alpha:
## saw2sin
module saw2sin
( input  var        i_clk
, input  var [15:0] i_saw
, output var [15:0] o_sin
);
Size: ~6,100 cells after synthesis, roughly 33 I/O pins, roughly 0.044 sq mm of cells after synthesis.
clock: 70.0 ns
lec_check: 0
cap_margin: 20
core_aspect_ratio: 1.21
core_margin: 7
core_utilization: 72
cts_cluster_diameter: 330
cts_cluster_size: 95
place_density: 0.79
slew_margin: 20
tns_end_percent: 5
run.sh (not shown) runs the stock make flow with config.mk's settings and CLKGATE_MAP_FILE=.
alpha: all stages complete, timing, DRC and antenna checks passed
Input changes introduced in beta (baseline for comparison: alpha):
--- a/flow/config.mk
+++ b/flow/config.mk
@@ -7,10 +7,10 @@
 export LEC_CHECK = 0
 export CAP_MARGIN = 20
-export CORE_ASPECT_RATIO = 1.21
+export CORE_ASPECT_RATIO = 1.2
 export CORE_MARGIN = 7
-export CORE_UTILIZATION = 72
+export CORE_UTILIZATION = 53
 export CTS_CLUSTER_DIAMETER = 330
 export CTS_CLUSTER_SIZE = 95
-export PLACE_DENSITY = 0.79
+export PLACE_DENSITY = 0.38
 export SLEW_MARGIN = 20
 export TNS_END_PERCENT = 5
[summary]
First-iteration DRC count in beta is 1,403 lower than in alpha
Between beta and alpha, it is beta whose clock-buffer cell count is higher, by 1.
Diff alpha..beta | number of logic gates | negligible
Looking at routed length on met1 across beta and alpha, the one that comes out lower is alpha.
Layout buffer count excluding clock buffers ended up 54 higher on beta than on alpha.
The run showing the smaller logic gate fraction of the total cell area is beta.
beta: all stages complete, timing, DRC and antenna checks passed
No stage failed in alpha, and the final checks on the layout all came back clean.
beta vs alpha, cell area after layout went up by 890 sq um.
Reported for beta and alpha, post-route DRC violation count turned out identical to the last digit.
Higher count of buffers added by post-CTS timing repair for setup among beta and alpha: beta
Relative to beta, the following input files were edited for gamma:
==> flow/config.mk <==
export PLATFORM = sky130hd
export DESIGN_NAME = saw2sin
export DESIGN_NICKNAME = saw2sin
export VERILOG_FILES = /design/flow/design.v
export SDC_FILE = /design/flow/constraint.sdc
export NUM_CORES = 4
export LEC_CHECK = 0
export CAP_MARGIN = 20
export CORE_MARGIN = 2
export CORE_UTILIZATION = 65
export SLEW_MARGIN = 20
==> flow/constraint.sdc <==
create_clock -name core_clock -period 52.8 [get_ports {i_clk}]
set_input_delay 10.5600 -clock core_clock [delete_from_list [all_inputs] [get_ports {i_clk}]]
set_output_delay 10.5600 -clock core_clock [all_outputs]
set_load 0.01 [all_outputs]
The remaining runs in beta and gamma completed every stage, whereas gamma halted early. Comparing beta against gamma, there is no change at all in synthesized area. Re post-synthesis share of cell area spent on full adders, half adders and majority gates: no difference whatsoever between beta and gamma. beta has higher overall die height than gamma.
The following lists how delta was set up differently from gamma:
--- a/flow/config.mk
+++ b/flow/config.mk
@@ -8,4 +8,4 @@
 export CAP_MARGIN = 20
 export CORE_MARGIN = 2
-export CORE_UTILIZATION = 65
+export CORE_UTILIZATION = 15
 export SLEW_MARGIN = 20
==> flow/constraint.sdc <==
create_clock -name core_clock -period 76.6 [get_ports {i_clk}]
set_input_delay 15.3200 -clock core_clock [delete_from_list [all_inputs] [get_ports {i_clk}]]
set_output_delay 15.3200 -clock core_clock [all_outputs]
set_load 0.01 [all_outputs]
[summary]
delta: flow completed, timing, DRC and antenna clean
As far as synthesized cell count goes, gamma and delta are indistinguishable; the numbers are identical.
The die of delta is larger than the one used in gamma.
Final estimated routing congestion in global placement: higher on gamma
diff inputs: delta => epsilon
--- a/flow/config.mk
+++ b/flow/config.mk
@@ -6,6 +6,9 @@
 export NUM_CORES = 4
 export LEC_CHECK = 0
+export ABC_AREA = 1
 export CAP_MARGIN = 20
+export CORE_ASPECT_RATIO = 1.34
 export CORE_MARGIN = 2
-export CORE_UTILIZATION = 15
+export CORE_UTILIZATION = 40
+export MIN_ROUTING_LAYER = met2
 export SLEW_MARGIN = 20
==> flow/constraint.sdc <==
create_clock -name core_clock -period 63.8 [get_ports {i_clk}]
set_input_delay 12.7600 -clock core_clock [delete_from_list [all_inputs] [get_ports {i_clk}]]
set_output_delay 12.7600 -clock core_clock [all_outputs]
set_load 0.01 [all_outputs]
## What came out
delta finished every stage and its layout cleared the timing, DRC and antenna checks.
The final report for epsilon shows a completed flow and a layout that fails verification, specifically design-rule violations.
Detailed-route wire length on metal 1, epsilon and delta: lower on epsilon
Setup slack is lower on epsilon
Global-route wire length before repair, epsilon and delta: lower on delta
Compared with delta, epsilon ends up with a smaller final cell area.
epsilon ends up with a relative area of non-clock buffer cells in the final design that is 1.2 points higher than in delta.
Going from delta to epsilon, number of detailed-route iterations in the first pass grows by 42.
epsilon: global-route usage over all layers higher than delta

---

Setup of wip/nickel:
saw2sin again, from the RTL that the note above started with.
clock: 38.2 ns
lec_check: 0
abc_area: 1
cap_margin: 40
core_margin: 2
core_utilization: 72
cts_cluster_diameter: 400
cts_cluster_size: 99
max_routing_layer: met4
place_density_lb_addon: 0.02
slew_margin: 20
tns_end_percent: 10
wip/nickel did not finish: a tool error stopped it during detailed placement (3_5_place_dp).
The inputs of wip/violet differ from those of wip/nickel as listed below.
==> flow/config.mk <==
export PLATFORM = sky130hd
export DESIGN_NAME = saw2sin
export DESIGN_NICKNAME = saw2sin
export VERILOG_FILES = /design/flow/design.v
export SDC_FILE = /design/flow/constraint.sdc
export NUM_CORES = 4
export LEC_CHECK = 0
export CAP_MARGIN = 20
export CORE_MARGIN = 2
export CORE_UTILIZATION = 9
export SLEW_MARGIN = 20
==> flow/constraint.sdc <==
create_clock -name core_clock -period 78.7 [get_ports {i_clk}]
set_input_delay 15.7400 -clock core_clock [delete_from_list [all_inputs] [get_ports {i_clk}]]
set_output_delay 15.7400 -clock core_clock [all_outputs]
set_load 0.01 [all_outputs]
### Flow results
Measured against each other, wip/violet and wip/nickel differ in total number of placement rows, the lower figure coming from wip/nickel. Compared wip/violet against wip/nickel; share of the yosys chip area belonging to registers within noise. Changes observed in wip/violet relative to wip/nickel: synthesized-area fraction occupied by adder cells up 0.30 points; number of library cell types mapped by synthesis up 64%; overall die height up 450 um. wip/violet finished every stage and its layout cleared the timing, DRC and antenna checks. Net count after synthesis, wip/violet and wip/nickel: smaller value in wip/violet. Going from wip/nickel to wip/violet, synthesized chip area reported by yosys shrinks by 0.65%. Summary of wip/violet over wip/nickel: netlist area before placement down about 0.65%, effective utilization at floorplan down 63 points, overall chip area up about 700%. NOTE: xor and xnor fraction of the mapped netlist area in wip/violet exceeds that of wip/nickel.
Input-level comparison between wip/maple and wip/violet:
diff --git a/flow/config.mk b/flow/config.mk
--- a/flow/config.mk
+++ b/flow/config.mk
@@ -8,4 +8,5 @@
 export CAP_MARGIN = 20
 export CORE_MARGIN = 2
-export CORE_UTILIZATION = 9
+export CORE_UTILIZATION = 40
+export MIN_ROUTING_LAYER = met2
 export SLEW_MARGIN = 20
==> flow/constraint.sdc <==
create_clock -name core_clock -period 63.8 [get_ports {i_clk}]
set_input_delay 12.7600 -clock core_clock [delete_from_list [all_inputs] [get_ports {i_clk}]]
set_output_delay 12.7600 -clock core_clock [all_outputs]
set_load 0.01 [all_outputs]
Notes after the runs:
- For non-clock buffer count, dividing the value from wip/violet by the value from wip/maple gives 0.055.
- The lower total stage count of the critical path came out of wip/maple.
- Status | wip/violet and wip/maple | clean
- When wip/maple is set beside wip/violet, its number of clock buffer instances in the layout turns out to be 1 smaller.
- Setup WNS wip/violet -> wip/maple: worse
diff inputs: wip/maple => wip/ember
diff --git a/flow/config.mk b/flow/config.mk
--- a/flow/config.mk
+++ b/flow/config.mk
@@ -8,5 +8,4 @@
 export CAP_MARGIN = 20
 export CORE_MARGIN = 2
-export CORE_UTILIZATION = 40
-export MIN_ROUTING_LAYER = met2
+export CORE_UTILIZATION = 70
 export SLEW_MARGIN = 20
==> flow/constraint.sdc <==
create_clock -name core_clock -period 54.0 [get_ports {i_clk}]
set_input_delay 10.8000 -clock core_clock [delete_from_list [all_inputs] [get_ports {i_clk}]]
set_output_delay 10.8000 -clock core_clock [all_outputs]
set_load 0.01 [all_outputs]
--- outcome ---
Tool error DPL-0038 stopped wip/ember during detailed placement (3_5_place_dp); no final results.
Between wip/maple and wip/ember, horizontal extent of the die decreased.
Compared with wip/maple, wip/ember shows a routability-driven placement congestion ratio that is about 7% higher.
As far as distinct cell type count after synthesis goes, wip/ember and wip/maple are indistinguishable; the numbers are identical.
On overall chip area, the lower figure sits with wip/ember, not wip/maple.
Going from wip/maple to wip/ember, post-synth area from yosys stat closely matched the old numbers, simple-gate area share of the yosys netlist closely matched the old numbers, area of the mapped netlist closely matched the old numbers.
Comparing wip/maple with wip/ember, the mean cell area of the mapped netlist came out essentially unchanged.

---

## v5
Starting RTL as in the previous note.
## saw2sin
module saw2sin
( input  var        i_clk
, input  var [15:0] i_saw
, output var [15:0] o_sin
);
clock: 38.2 ns
lec_check: 0
abc_area: 1
cap_margin: 15
core_margin: 2
core_utilization: 72
cts_cluster_diameter: 372
cts_cluster_size: 99
place_density: 0.38
slew_margin: 35
tns_end_percent: 10
Flow for v5 halted at 3_5_place_dp, error code DPL-0038.
Input changes introduced in v9 (baseline for comparison: v5):
- PLACE_DENSITY removed (was 0.38)
- CTS_CLUSTER_DIAMETER removed (was 372)
- SLEW_MARGIN changed from 35 to 20
- CAP_MARGIN changed from 15 to 20
- TNS_END_PERCENT removed (was 10)
- CORE_UTILIZATION changed from 72 to 40
- ABC_AREA removed (was 1)
- CTS_CLUSTER_SIZE removed (was 99)
- the clock period (ns, I/O delays scaled along) changed from 38.2 to 70.0
Findings:
v9 | stages: all done | timing, DRC, antenna: all pass. Chip width (v9 / v5): 1.3. Synthesized flop and latch total came out exactly the same in v9 and v5. Going from v5 to v9, synthesized cell count shrank by more than 10%. On die size, v9 does worse than v5.
Changes in v28 relative to v9:
- the clock period (ns, I/O delays scaled along) changed from 70.0 to 67.6
==> results <==
- Per the comparison of v28 with v9, buffer count excluding the clock tree in the final layout shows an increase of 65%, first-pass GRT wire length roughly the same, post-detailed-routing wire length went up.
### v28 -> v39
- changing CORE_UTILIZATION from 40 to 57
- changing the clock period (ns, I/O delays scaled along) from 67.6 to 58.1
[summary]
v28 reached the end of the flow, and the finished layout is clean on the timing, DRC and antenna checks.
The flow ended early for v39: it failed with a tool error in 5_1_grt.
In v39 the number of standard-cell rows in the floorplan turned out 19 lower than in v28.
Looking only at instance area at placement, and setting everything else aside, the higher value of v28 and v39 goes to v39.
Min area of the core region across v28 and v39: v39
Between v28 and v39, placer congestion estimate is higher for v39, v28 comes in under that.
--- input diff v39..v53 ---
- putting HOLD_SLACK_MARGIN at -0.1 where nothing was set
- putting ABC_AREA at 1 where nothing was set
- swapping 58.1 for 53.3 in the clock period (ns, I/O delays scaled along)
Notes after the runs:
v39 and v53: no clean run
Re last weighted congestion value of the routability-driven placer: v53 is 0.47% down on v39.
Of v39 and v53, the run reporting the lower fraction of the mapped netlist area in compound gates was v53.
Where area of the mapped netlist is concerned, v39 is better than v53.
Reported for v39 and v53, total clock buffers created by CTS turned out identical to the last digit.
Fraction of the mapped netlist area in adder cells: v53 vs v39 down 0.30 points
Compared with v39, in v53 placeable core region rose by about 0.33%; xor and xnor fraction of the mapped netlist area fell by 1.0 points; post-synth area from yosys stat rose by about 0.65%.
On die area, v53 does worse than v39.
Taking v39 as the reference, in v53 mean area per synthesized cell fell about 10%; synthesized cell count has increased.
Relative to v53, the following input files were edited for v42:
- HOLD_SLACK_MARGIN: -0.1 -> unset
- ABC_AREA: 1 -> unset
- the clock period (ns, I/O delays scaled along): 53.3 -> 57.4
Results
Seen in the log of v42: GRT-0232 during 5_1_grt, after which the run never completed. From v53 to v42 the numbers moved as follows: simple-gate portion of the synthesized area decreased 7.4 points, core area moved down, count of placed standard cells including taps now larger, post-synthesis cell type count +64%. Against v53, area of the die in v42 came out better. v42 ends up with a total setup buffers inserted after CTS that is about 130% higher than in v53. Placed cell area ended up 15% higher on v42 than on v53. Relative to v53, the xor-xnor portion of the synthesized cell area of v42 is higher by 1.0 points. Comparing v53 and v42, the higher chip area in the Yosys report was measured on v53.

---

The RTL this note starts from:
==> flow/design.v <==
`default_nettype none
module cordic
( input  var [15:0] i_qph  
, output var [15:0] o_sin  
);
logic [15:0] i_x;
logic [15:0] i_y;
always_comb i_x = i_qph[15] ? 16'h0000 : 16'hDBD9;
always_comb i_y = i_qph[15] ? 16'hDBD9 : 16'h0000;
logic [22:0] cordic_angle [0:18];
always_comb cordic_angle[ 0] = 23'h25C80A;  
always_comb cordic_angle[ 1] = 23'h13F670;  
always_comb cordic_angle[ 2] = 23'h0A2223;  
always_comb cordic_angle[ 3] = 23'h05161A;  
always_comb cordic_angle[ 4] = 23'h028BAF;  
always_comb cordic_angle[ 5] = 23'h0145EC;  
always_comb cordic_angle[ 6] = 23'h00A2F8;  
always_comb cordic_angle[ 7] = 23'h00517C;  
always_comb cordic_angle[ 8] = 23'h0028BE;  
always_comb cordic_angle[ 9] = 23'h00145F;  
always_comb cordic_angle[10] = 23'h000A2F;  
always_comb cordic_angle[11] = 23'h000517;  
always_comb cordic_angle[12] = 23'h00028B;  
always_comb cordic_angle[13] = 23'h000145;  
always_comb cordic_angle[14] = 23'h0000A2;  
always_comb cordic_angle[15] = 23'h000051;  
always_comb cordic_angle[16] = 23'h000028;  
always_comb cordic_angle[17] = 23'h000014;  
always_comb cordic_angle[18] = 23'h00000A;  
/*verilator lint_off UNOPTFLAT*/
logic [18:0] x [0:19];
logic [18:0] y [0:19];
logic [22:0] p [0:19];
/*verilator lint_on UNOPTFLAT*/
always_comb x[0] = {1'b0, i_x, {2{1'b0}}};
always_comb y[0] = {1'b0, i_y, {2{1'b0}}};
always_comb p[0] = {i_qph, {7{1'b0}}};
/*verilator lint_off ALWCOMBORDER*/
for (genvar i = 0; i < 19; i = i + 1) begin: l_cordic_steps
  always_comb
    if (p[i][22]) begin
      x[i+1] = x[i] + (y[i] >>> (i+1));
      y[i+1] = y[i] - (x[i] >>> (i+1));
      p[i+1] = p[i] + cordic_angle[i];
    end else begin
      x[i+1] = x[i] - (y[i] >>> (i+1));
      y[i+1] = y[i] + (x[i] >>> (i+1));
      p[i+1] = p[i] - cordic_angle[i];
    end
end
/*verilator lint_on ALWCOMBORDER*/
always_comb
  if (i_qph > 16'd65508)   o_sin = 16'hFFFE;
  else if (i_qph < 16'd32) o_sin = i_qph + (i_qph >> 1);
  else                     o_sin = y[19][17:2];
endmodule
`default_nettype none
module saw2sin
( input  var        i_clk
, input  var [15:0] i_saw
, output var [15:0] o_sin
);
logic invert;
always_comb invert = i_saw[15];
logic reverse;
always_comb reverse = i_saw[14];
logic [15:0] qsaw;
always_comb qsaw = reverse
  ? {~i_saw[13:0], 2'b11}  
  : {i_saw[13:0], 2'b01};  
logic [15:0] qsin;
cordic cordic
( .i_qph (qsaw)
, .o_sin (qsin)
);
logic [16:0] sin;
always_ff @(posedge i_clk) sin <= reverse
  ? (invert ? ~{1'b1, qsin[15:0]}           
            : {1'b1, qsin[15:0]} + 17'd1)   
  : (invert ? ~{1'b1, qsin[15:0]} + 17'd2   
            : {1'b1, qsin[15:0]} + 17'd0);  
always_comb o_sin = sin[16:1];
endmodule
clock: 55.4 ns
lec_check: 0
abc_area: 0
cap_margin: 10
cell_pad_in_sites_detail_placement: 2
cell_pad_in_sites_global_placement: 1
core_aspect_ratio: 1.35
core_margin: 6
core_utilization: 28
cts_cluster_size: 60
gpl_routability_driven: 1
gpl_timing_driven: 0
place_density: 0.83
setup_slack_margin: 2.98
slew_margin: 20
The first run never finished: it broke off in global routing, error GRT-0116.
Change:
- CELL_PAD_IN_SITES_DETAIL_PLACEMENT: 2 -> 0
- CELL_PAD_IN_SITES_GLOBAL_PLACEMENT: 1 -> unset
- CORE_ASPECT_RATIO: 1.35 -> unset
- CORE_MARGIN: 6 -> 2
- CORE_UTILIZATION: 28 -> 57
- CTS_CLUSTER_DIAMETER: unset -> 183
- CTS_CLUSTER_SIZE: 60 -> 100
- GPL_ROUTABILITY_DRIVEN: 1 -> 0
- PLACE_DENSITY: 0.83 -> unset
- TNS_END_PERCENT: unset -> 40
With this change the flow ran to the end with violations: negative setup slack.
Die area goes down by well over a third.
Synthesized area is unchanged.
Synthesized cell count is unchanged.
Change:
- CELL_PAD_IN_SITES_DETAIL_PLACEMENT: 0 -> 2
- CORE_UTILIZATION: 57 -> 28
- CTS_CLUSTER_DIAMETER: 183 -> unset
- CTS_CLUSTER_SIZE: 100 -> unset
- GPL_TIMING_DRIVEN: 0 -> 1
- PLACE_DENSITY_LB_ADDON: unset -> 0.04
- TNS_END_PERCENT: 40 -> unset
After rerunning:
- This time the run ran to the end with violations: max-capacitance violations, max-slew violations, negative setup slack
- utilization falls by 22 points
- routed wire length rises to 3.0 times its value
- cell area went up by well over a third
- die size came out higher by well over a third
- global-route usage rises by 2.7 points
- via count came out higher by well over a third
- flip-flop count is unchanged
- setup slack is worse by 8.4 ns
Change:
- CELL_PAD_IN_SITES_GLOBAL_PLACEMENT: unset -> 1
- CORE_ASPECT_RATIO: unset -> 0.83
- CTS_CLUSTER_SIZE: unset -> 60
- GPL_ROUTABILITY_DRIVEN: 0 -> 1
- PLACE_DENSITY: unset -> 0.83
- PLACE_DENSITY_LB_ADDON: 0.04 -> unset
Outcome: The new run failed in clock tree synthesis (DPL-0033). Synthesized cell count does not change. Die size is about the same. Area after synthesis stays the same.
